Design fft_4pt, start of the top module:
module fft_4pt #(
    parameter DATA_WIDTH = 16
) (
    input clk,
    input rst_n,
    input data_valid_in,
    input  signed [DATA_WIDTH-1:0] x0_r,
    input  signed [DATA_WIDTH-1:0] x0_i,
    input  signed [DATA_WIDTH-1:0] x1_r,
    input  signed [DATA_WIDTH-1:0] x1_i,
    input  signed [DATA_WIDTH-1:0] x2_r,
    input  signed [DATA_WIDTH-1:0] x2_i,
    input  signed [DATA_WIDTH-1:0] x3_r,
    input  signed [DATA_WIDTH-1:0] x3_i,
    output data_valid_out,
    output signed [DATA_WIDTH+1:0] X0_r,
    output signed [DATA_WIDTH+1:0] X0_i,
    output signed [DATA_WIDTH+1:0] X1_r,
    output signed [DATA_WIDTH+1:0] X1_i,
    output signed [DATA_WIDTH+1:0] X2_r,
    output signed [DATA_WIDTH+1:0] X2_i,
    output signed [DATA_WIDTH+1:0] X3_r,
    output signed [DATA_WIDTH+1:0] X3_i
);
clock: 0.569 ns
lec_check: 0
abc_area: 1
cap_margin: 0
core_margin: 2
core_utilization: 72
cts_cluster_size: 15
place_density_lb_addon: 0.06
setup_slack_margin: 0.17
slew_margin: 20
run.sh (not shown) runs the stock make flow with config.mk's settings and CLKGATE_MAP_FILE=.
The first run never finished: it broke off in clock tree synthesis (4_1_cts), error DPL-0038.
Change:
Settings changed: ABC_AREA 1 to not set, CAP_MARGIN 0 to 20, CORE_UTILIZATION 72 to 66, CTS_CLUSTER_SIZE 15 to not set, PLACE_DENSITY_LB_ADDON 0.06 to not set, SETUP_SLACK_MARGIN 0.17 to 0.43.
Clock period 0.569 ns to 3.0 ns, I/O delays scaled along.
Outcome:
- This time the run passed the timing, DRC and antenna checks
- die size barely changes
- synthesized cell count is lower by 28%
- synthesized area fell by 8.2%

* * *

Setup of run 1:
The RTL this note starts from:
==> flow/design.v <==
module fft_4pt #(
    parameter DATA_WIDTH = 16
) (
    input clk,
    input rst_n,
    input data_valid_in,
    input  signed [DATA_WIDTH-1:0] x0_r,
    input  signed [DATA_WIDTH-1:0] x0_i,
    input  signed [DATA_WIDTH-1:0] x1_r,
    input  signed [DATA_WIDTH-1:0] x1_i,
    input  signed [DATA_WIDTH-1:0] x2_r,
    input  signed [DATA_WIDTH-1:0] x2_i,
    input  signed [DATA_WIDTH-1:0] x3_r,
    input  signed [DATA_WIDTH-1:0] x3_i,
    output data_valid_out,
    output signed [DATA_WIDTH+1:0] X0_r,
    output signed [DATA_WIDTH+1:0] X0_i,
    output signed [DATA_WIDTH+1:0] X1_r,
    output signed [DATA_WIDTH+1:0] X1_i,
    output signed [DATA_WIDTH+1:0] X2_r,
    output signed [DATA_WIDTH+1:0] X2_i,
    output signed [DATA_WIDTH+1:0] X3_r,
    output signed [DATA_WIDTH+1:0] X3_i
);
    localparam S1_WIDTH = DATA_WIDTH + 1;
    localparam S2_WIDTH = DATA_WIDTH + 2;
    reg signed [DATA_WIDTH-1:0] x0_r_reg, x0_i_reg;
    reg signed [DATA_WIDTH-1:0] x2_r_reg, x2_i_reg;
    reg signed [DATA_WIDTH-1:0] x1_r_reg, x1_i_reg;
    reg signed [DATA_WIDTH-1:0] x3_r_reg, x3_i_reg;
    reg valid_s0;
    always @(posedge clk or negedge rst_n) begin
        if (!rst_n) begin
            x0_r_reg <= 0; x0_i_reg <= 0;
            x2_r_reg <= 0; x2_i_reg <= 0;
            x1_r_reg <= 0; x1_i_reg <= 0;
            x3_r_reg <= 0; x3_i_reg <= 0;
            valid_s0 <= 1'b0;
        end else begin
            x0_r_reg <= x0_r; x0_i_reg <= x0_i;
            x2_r_reg <= x2_r; x2_i_reg <= x2_i;
            x1_r_reg <= x1_r; x1_i_reg <= x1_i;
            x3_r_reg <= x3_r; x3_i_reg <= x3_i;
            valid_s0 <= data_valid_in;
        end
    end
    wire signed [S1_WIDTH-1:0] A_r, A_i, B_r, B_i;
    wire signed [S1_WIDTH-1:0] C_r, C_i, D_r, D_i;
    assign A_r = x0_r_reg + x2_r_reg;
    assign A_i = x0_i_reg + x2_i_reg;
    assign B_r = x0_r_reg - x2_r_reg;
    assign B_i = x0_i_reg - x2_i_reg;
    assign C_r = x1_r_reg + x3_r_reg;
    assign C_i = x1_i_reg + x3_i_reg;
    assign D_r = x1_r_reg - x3_r_reg;
    assign D_i = x1_i_reg - x3_i_reg;
    reg signed [S1_WIDTH-1:0] A_r_reg, A_i_reg, B_r_reg, B_i_reg;
    reg signed [S1_WIDTH-1:0] C_r_reg, C_i_reg, D_r_reg, D_i_reg;
    reg valid_s1;
    always @(posedge clk or negedge rst_n) begin
        if (!rst_n) begin
            A_r_reg <= 0; A_i_reg <= 0;
            B_r_reg <= 0; B_i_reg <= 0;
            C_r_reg <= 0; C_i_reg <= 0;
            D_r_reg <= 0; D_i_reg <= 0;
            valid_s1 <= 1'b0;
        end else begin
            A_r_reg <= A_r; A_i_reg <= A_i;
            B_r_reg <= B_r; B_i_reg <= B_i;
            C_r_reg <= C_r; C_i_reg <= C_i;
            D_r_reg <= D_r; D_i_reg <= D_i;
            valid_s1 <= valid_s0;
        end
    end
    wire signed [S2_WIDTH-1:0] X0_r_w, X0_i_w;
    wire signed [S2_WIDTH-1:0] X1_r_w, X1_i_w;
    wire signed [S2_WIDTH-1:0] X2_r_w, X2_i_w;
    wire signed [S2_WIDTH-1:0] X3_r_w, X3_i_w;
    assign X0_r_w = A_r_reg + C_r_reg;
    assign X0_i_w = A_i_reg + C_i_reg;
    assign X1_r_w = B_r_reg + D_i_reg;
    assign X1_i_w = B_i_reg - D_r_reg;
    assign X2_r_w = A_r_reg - C_r_reg;
    assign X2_i_w = A_i_reg - C_i_reg;
    assign X3_r_w = B_r_reg - D_i_reg;
    assign X3_i_w = B_i_reg + D_r_reg;
    reg signed [S2_WIDTH-1:0] X0_r_reg, X0_i_reg;
    reg signed [S2_WIDTH-1:0] X1_r_reg, X1_i_reg;
    reg signed [S2_WIDTH-1:0] X2_r_reg, X2_i_reg;
    reg signed [S2_WIDTH-1:0] X3_r_reg, X3_i_reg;
    reg valid_s2;
    always @(posedge clk or negedge rst_n) begin
        if (!rst_n) begin
            X0_r_reg <= 0; X0_i_reg <= 0;
            X1_r_reg <= 0; X1_i_reg <= 0;
            X2_r_reg <= 0; X2_i_reg <= 0;
            X3_r_reg <= 0; X3_i_reg <= 0;
            valid_s2 <= 1'b0;
        end else begin
            X0_r_reg <= X0_r_w; X0_i_reg <= X0_i_w;
            X1_r_reg <= X1_r_w; X1_i_reg <= X1_i_w;
            X2_r_reg <= X2_r_w; X2_i_reg <= X2_i_w;
            X3_r_reg <= X3_r_w; X3_i_reg <= X3_i_w;
            valid_s2 <= valid_s1;
        end
    end
    assign X0_r = X0_r_reg;
    assign X0_i = X0_i_reg;
    assign X1_r = X1_r_reg;
    assign X1_i = X1_i_reg;
    assign X2_r = X2_r_reg;
    assign X2_i = X2_i_reg;
    assign X3_r = X3_r_reg;
    assign X3_i = X3_i_reg;
    assign data_valid_out = valid_s2;
endmodule
export LEC_CHECK = 0
export ABC_AREA = 0
export CAP_MARGIN = 20
export CELL_PAD_IN_SITES_DETAIL_PLACEMENT = 0
export CORE_MARGIN = 2
export CORE_UTILIZATION = 66
export GPL_TIMING_DRIVEN = 1
export MAX_ROUTING_LAYER = met4
export MIN_ROUTING_LAYER = met1
export SETUP_SLACK_MARGIN = 0.32
export SLEW_MARGIN = 20
create_clock -name core_clock -period 2.31 [get_ports {clk}]
Run 1 did not finish: a tool error stopped it during 5_1_grt.
The inputs of run 2 differ from those of run 1 as listed below.
diff --git a/flow/config.mk b/flow/config.mk
--- a/flow/config.mk
+++ b/flow/config.mk
@@ -7,3 +7,3 @@
 export LEC_CHECK = 0
-export ABC_AREA = 0
+export ABC_AREA = 1
 export CAP_MARGIN = 20
@@ -11,3 +11,3 @@
 export CORE_MARGIN = 2
-export CORE_UTILIZATION = 66
+export CORE_UTILIZATION = 67
 export GPL_TIMING_DRIVEN = 1
@@ -15,3 +15,2 @@
 export MIN_ROUTING_LAYER = met1
-export SETUP_SLACK_MARGIN = 0.32
 export SLEW_MARGIN = 20
==> flow/constraint.sdc <==
create_clock -name core_clock -period 2.33 [get_ports {clk}]
set_input_delay 0.4660 -clock core_clock [delete_from_list [all_inputs] [get_ports {clk}]]
set_output_delay 0.4660 -clock core_clock [all_outputs]
set_load 0.01 [all_outputs]
## What came out
Run 2 | status: complete | timing, DRC, antenna: pass
On instance count of the mapped netlist, the lower figure sits with run 1, not run 2.
Run 2 vs. run 1: placer congestion estimate went down by 0.020.
In the floorplan summary, run 2 is listed with a die area greater than that of run 1.
Compared with run 1, run 2 shows a area after synthesis that is 8.9% higher.
Post-CTS setup buffer count, run 2 and run 1: larger value in run 1
> inputs changed (run 2 -> run 3)
diff --git a/flow/config.mk b/flow/config.mk
--- a/flow/config.mk
+++ b/flow/config.mk
@@ -11,3 +11,3 @@
 export CORE_MARGIN = 2
-export CORE_UTILIZATION = 67
+export CORE_UTILIZATION = 34
 export GPL_TIMING_DRIVEN = 1
@@ -15,2 +15,3 @@
 export MIN_ROUTING_LAYER = met1
+export PLACE_DENSITY = 0.43
 export SLEW_MARGIN = 20
==> flow/constraint.sdc <==
create_clock -name core_clock -period 4.86 [get_ports {clk}]
set_input_delay 0.9720 -clock core_clock [delete_from_list [all_inputs] [get_ports {clk}]]
set_output_delay 0.9720 -clock core_clock [all_outputs]
set_load 0.01 [all_outputs]
Notes after the runs:
Run 3 ended with every stage complete and zero timing, DRC or antenna violations. Looking at overall global routing resource usage, run 3 sits 16 points lower than run 2 does. A slowest cell on the critical path of sky130_fd_sc_hd__clkdlybuf4s50_1 is what run 3 shows, while sky130_fd_sc_hd__dfrtp_1 belongs to run 2. Run 3 vs. run 2: amount of wire on met3 after detailed routing went down by 39%. The number of cells in the finished layout apart from fillers number comes out higher for run 3 vs run 2. Summary of run 3 over run 2: worst setup slack went up by 2.16 ns, via count went down by about 7%, area after synthesis was more or less identical, portion of the layout cell area used by clock cells went up by 0.56 points, register fraction of the total cell area went down by 0.70 points. Run 3: signed area change from the synthesized netlist to the final layout is 2.5 points higher than what run 2 reported. In terms of summed negative setup slack over all endpoints, run 2 and run 3 differ only marginally. Share of power burned in combinational logic: run 3 vs run 2 down 1.0 points.

* * *

// fft_4pt: RTL as listed in full above, without the edits since
make LEC_CHECK=0 ABC_AREA=1 CAP_MARGIN=0 CORE_MARGIN=2 CORE_UTILIZATION=72 CTS_CLUSTER_DIAMETER=187 CTS_CLUSTER_SIZE=15 GPL_ROUTABILITY_DRIVEN=0 PLACE_DENSITY_LB_ADDON=0.06 SETUP_SLACK_MARGIN=0.17 SLEW_MARGIN=20 finish   # period 0.569 ns
The baseline ended with an error in clock tree synthesis.
==> next run, changes <==
==> flow/config.mk (replaced) <==
export PLATFORM = sky130hd
export DESIGN_NAME = fft_4pt
export DESIGN_NICKNAME = fft_4pt
export VERILOG_FILES = /design/flow/design.v
export SDC_FILE = /design/flow/constraint.sdc
export NUM_CORES = 4
export LEC_CHECK = 0
export CAP_MARGIN = 20
export CORE_MARGIN = 2
export CORE_UTILIZATION = 70
export CTS_CLUSTER_SIZE = 35
export SETUP_SLACK_MARGIN = 0.78
export SLEW_MARGIN = 20
==> flow/constraint.sdc (replaced) <==
create_clock -name core_clock -period 3.0 [get_ports {clk}]
set_input_delay 0.6000 -clock core_clock [delete_from_list [all_inputs] [get_ports {clk}]]
set_output_delay 0.6000 -clock core_clock [all_outputs]
set_load 0.01 [all_outputs]
With this change the flow ended with an error in global routing on GRT-0232.
Area after synthesis fell by 8.2%.
Synthesized cell count falls by 28%.
Die area is lower by 5.5%.
==> next run, changes <==
--- a/flow/config.mk
+++ b/flow/config.mk
@@ -8 +8,4 @@
-export CAP_MARGIN = 20
+export ABC_AREA = 1
+export CAP_MARGIN = 15
+export CELL_PAD_IN_SITES_DETAIL_PLACEMENT = 2
+export CELL_PAD_IN_SITES_GLOBAL_PLACEMENT = 1
@@ -10,4 +13,9 @@
-export CORE_UTILIZATION = 70
-export CTS_CLUSTER_SIZE = 35
-export SETUP_SLACK_MARGIN = 0.78
-export SLEW_MARGIN = 20
+export CORE_UTILIZATION = 42
+export CTS_CLUSTER_SIZE = 38
+export GPL_TIMING_DRIVEN = 1
+export HOLD_SLACK_MARGIN = 0.21
+export MAX_ROUTING_LAYER = met4
+export PLACE_DENSITY_LB_ADDON = 0.01
+export SETUP_SLACK_MARGIN = 0.22
+export SLEW_MARGIN = 15
+export TNS_END_PERCENT = 45
=>
- The new run produced a clean layout
- area after synthesis rises by about 9%
- die size rises by about 80%
- synthesized cell count climbs by about 40%
==> next run, changes <==
==> flow/config.mk (replaced) <==
export PLATFORM = sky130hd
export DESIGN_NAME = fft_4pt
export DESIGN_NICKNAME = fft_4pt
export VERILOG_FILES = /design/flow/design.v
export SDC_FILE = /design/flow/constraint.sdc
export NUM_CORES = 4
export LEC_CHECK = 0
export CAP_MARGIN = 20
export CORE_MARGIN = 2
export CORE_UTILIZATION = 40
export SLEW_MARGIN = 20
==> flow/constraint.sdc (replaced) <==
create_clock -name core_clock -period 2.83 [get_ports {clk}]
set_input_delay 0.5660 -clock core_clock [delete_from_list [all_inputs] [get_ports {clk}]]
set_output_delay 0.5660 -clock core_clock [all_outputs]
set_load 0.01 [all_outputs]
Hold slack is worse by 0.023 ns.
Total power drops by about 4%.
Setup slack got worse by 0.44 ns.
Cell area is lower by about 6%.
Wire length shrinks by about 45%.
Combinational power went down by about 8%.
Register-to-register slack gets worse by 0.44 ns.

* * *

RTL: the design.v shown in full above, as it stands there.
Settings: LEC_CHECK=0, ABC_AREA=1, CAP_MARGIN=35, CELL_PAD_IN_SITES_DETAIL_PLACEMENT=2, CORE_MARGIN=9, CORE_UTILIZATION=55, GPL_TIMING_DRIVEN=0, MAX_ROUTING_LAYER=met4, MIN_ROUTING_LAYER=met1, PLACE_DENSITY_LB_ADDON=0.27, SETUP_SLACK_MARGIN=0.54, SLEW_MARGIN=15; clock period 4.87 ns.
The first run failed in detailed placement.
Change:
Settings changed: ABC_AREA 1 to not set, CAP_MARGIN 35 to 20, CELL_PAD_IN_SITES_DETAIL_PLACEMENT 2 to not set, CORE_MARGIN 9 to 2, CORE_UTILIZATION 55 to 66, CTS_CLUSTER_DIAMETER set to 100, GPL_TIMING_DRIVEN 0 to not set, MAX_ROUTING_LAYER met4 to not set, MIN_ROUTING_LAYER met1 to not set, PLACE_DENSITY_LB_ADDON 0.27 to not set, SETUP_SLACK_MARGIN 0.54 to not set, SLEW_MARGIN 15 to 20.
Clock period 4.87 ns to 1.57 ns, I/O delays scaled along.
Effect: The changed run failed in clock tree synthesis, error DPL-0038; die size drops by 32%; synthesized area went down by 8.2%; synthesized cell count came out lower by 28%.
Change:
Settings changed: CORE_UTILIZATION 66 to 70, CTS_CLUSTER_DIAMETER 100 to not set, CTS_CLUSTER_SIZE set to 34, SETUP_SLACK_MARGIN set to 0.43.
Clock period 1.57 ns to 2.83 ns, I/O delays scaled along.
Effect: The changed run produced a layout that fails on negative hold slack; area after synthesis does not change; die size goes down by a few percent; synthesized cell count stays the same.
Change:
Settings changed: CORE_UTILIZATION 70 to 66, CTS_CLUSTER_SIZE 34 to not set, SETUP_SLACK_MARGIN 0.43 to not set.
Clock period 2.83 ns to 2.39 ns, I/O delays scaled along.
With this change the flow completed, yet does not pass: negative setup slack.
Sequential power went up by 17%.
Die area is higher by about 6%.
Final cell count went up by 3.7%.
Via count went down by about 4%.
Clock-buffer cell count increases by 2.
Power came out higher by 19%.
Global-route usage came out lower by 2.4 points.
Worst hold slack is better by 0.39 ns.

* * *

## v48
RTL: the design.v shown in full above, as it stands there.
clock: 3.0 ns
lec_check: 0
cap_margin: 20
cell_pad_in_sites_global_placement: 2
core_margin: 2
core_utilization: 47
cts_cluster_size: 38
setup_slack_margin: 0.22
slew_margin: 20
tns_end_percent: 45
[inputs] v6 vs v48
# v48
export LEC_CHECK = 0
export CAP_MARGIN = 20
export CELL_PAD_IN_SITES_GLOBAL_PLACEMENT = 2
export CORE_MARGIN = 2
export CORE_UTILIZATION = 47
export CTS_CLUSTER_SIZE = 38
export SETUP_SLACK_MARGIN = 0.22
export SLEW_MARGIN = 20
export TNS_END_PERCENT = 45
create_clock -name core_clock -period 3.0 [get_ports {clk}]
# v6
export LEC_CHECK = 0
export CAP_MARGIN = 20
export CELL_PAD_IN_SITES_GLOBAL_PLACEMENT = 2
export CORE_MARGIN = 10
export CORE_UTILIZATION = 42
export CTS_CLUSTER_SIZE = 38
export GPL_TIMING_DRIVEN = 0
export HOLD_SLACK_MARGIN = 0.21
export MAX_ROUTING_LAYER = met4
export SETUP_SLACK_MARGIN = 0.22
export SLEW_MARGIN = 30
export TNS_END_PERCENT = 45
create_clock -name core_clock -period 3.0 [get_ports {clk}]
First-pass GRT wire length on v6 is behind v48. Routed wire length: v6 > v48. v6 vs. v48: area of the chip +0.014 sq mm; final critical-path share of the clock period picked up an extra 0.80 points. Flip-flop count came out exactly the same in v6 and v48. Compared v6 vs v48, and switching part of the total is up in v6. The capture point of the critical path comes out D_i_reg[16]$_DFF_PN0_ in one run and D_r_reg[12]$_DFF_PN0_ in the other, namely in v48 and v6 respectively. From v48 to v6 the numbers moved as follows: via count of the first global-routing pass higher, design area higher, achievable clock frequency lower, clock network fraction of design power higher. Slack of the critical path: lower on v6.
Input-level comparison between v26 and v6:
# v6
export LEC_CHECK = 0
export CAP_MARGIN = 20
export CELL_PAD_IN_SITES_GLOBAL_PLACEMENT = 2
export CORE_MARGIN = 10
export CORE_UTILIZATION = 42
export CTS_CLUSTER_SIZE = 38
export GPL_TIMING_DRIVEN = 0
export HOLD_SLACK_MARGIN = 0.21
export MAX_ROUTING_LAYER = met4
export SETUP_SLACK_MARGIN = 0.22
export SLEW_MARGIN = 30
export TNS_END_PERCENT = 45
create_clock -name core_clock -period 3.0 [get_ports {clk}]
# v26
export LEC_CHECK = 0
export ABC_AREA = 1
export CAP_MARGIN = 20
export CORE_MARGIN = 2
export CORE_UTILIZATION = 62
export CTS_CLUSTER_DIAMETER = 372
export SETUP_SLACK_MARGIN = 0.13
export SLEW_MARGIN = 20
create_clock -name core_clock -period 1.34 [get_ports {clk}]
Notes after the runs:
- Min fraction of synthesized area in multiplexers across v6 and v26: v26
- Compared with v6, in v26 starting density of the core now larger; placeable core region now smaller; xor/xnor cell area share of the yosys netlist now smaller.
- Status(v26) = ERROR, stage = clock tree synthesis (4_1_cts)
- Relative to v6, the placement-stage cell area of v26 is higher by 24%.
- v26 vs v6 on sum of net half-perimeters after detailed placement: v26 is the higher one.
- Compared to v6, v26 has area figure in the yosys stat output 8.9% higher.
- Number of cells produced by synthesis: v26 higher than v6
- Between v6 and v26, the global placement routability congestion is higher for v26.
- Relative to v6, the die size of v26 is lower by 35%.
diff inputs: v26 => v42
# v26
export LEC_CHECK = 0
export ABC_AREA = 1
export CAP_MARGIN = 20
export CORE_MARGIN = 2
export CORE_UTILIZATION = 62
export CTS_CLUSTER_DIAMETER = 372
export SETUP_SLACK_MARGIN = 0.13
export SLEW_MARGIN = 20
create_clock -name core_clock -period 1.34 [get_ports {clk}]
# v42
export LEC_CHECK = 0
export ABC_AREA = 1
export CAP_MARGIN = 20
export CORE_ASPECT_RATIO = 0.5
export CORE_MARGIN = 2
export CORE_UTILIZATION = 72
export CTS_CLUSTER_DIAMETER = 372
export CTS_CLUSTER_SIZE = 99
export PLACE_DENSITY = 0.41
export SETUP_SLACK_MARGIN = 0.31
export SLEW_MARGIN = 20
export TNS_END_PERCENT = 10
create_clock -name core_clock -period 1.34 [get_ports {clk}]
--- outcome ---
Run status, v42: aborted in clock tree synthesis (4_1_cts), error DPL-0038. v42: weighted congestion at the end of routability-driven global placement about 0.75% below v26. | die width | v42 vs v26 | about 30% higher |. Summary: with v26 as the reference, die size in v42 moved down by more than 10%. Starting density of the core for v42 is higher than for v26. v42 -> v26: sequential share of the synthesized area delta 0, exact match.
## Diff of input files: v45 against v42
# v42
export LEC_CHECK = 0
export ABC_AREA = 1
export CAP_MARGIN = 20
export CORE_ASPECT_RATIO = 0.5
export CORE_MARGIN = 2
export CORE_UTILIZATION = 72
export CTS_CLUSTER_DIAMETER = 372
export CTS_CLUSTER_SIZE = 99
export PLACE_DENSITY = 0.41
export SETUP_SLACK_MARGIN = 0.31
export SLEW_MARGIN = 20
export TNS_END_PERCENT = 10
create_clock -name core_clock -period 1.34 [get_ports {clk}]
# v45
export LEC_CHECK = 0
export CAP_MARGIN = 20
export CORE_MARGIN = 2
export CORE_UTILIZATION = 40
export SLEW_MARGIN = 20
create_clock -name core_clock -period 3.0 [get_ports {clk}]
Findings:
v45 did not stop at any stage, and its layout met the timing, DRC and antenna checks. Basic-gate share of the synthesized area counting and, or, nand and nor cells (higher): v42. For the worst slack at placement, v45 came in 0.93 ns higher than v42 did. v45 against v42: full die area went up; post-synth area from yosys stat decreased by 8.2% relative to the old numbers; count of mapped cells out of synthesis now smaller.
Power and IR drop assume default switching activity.
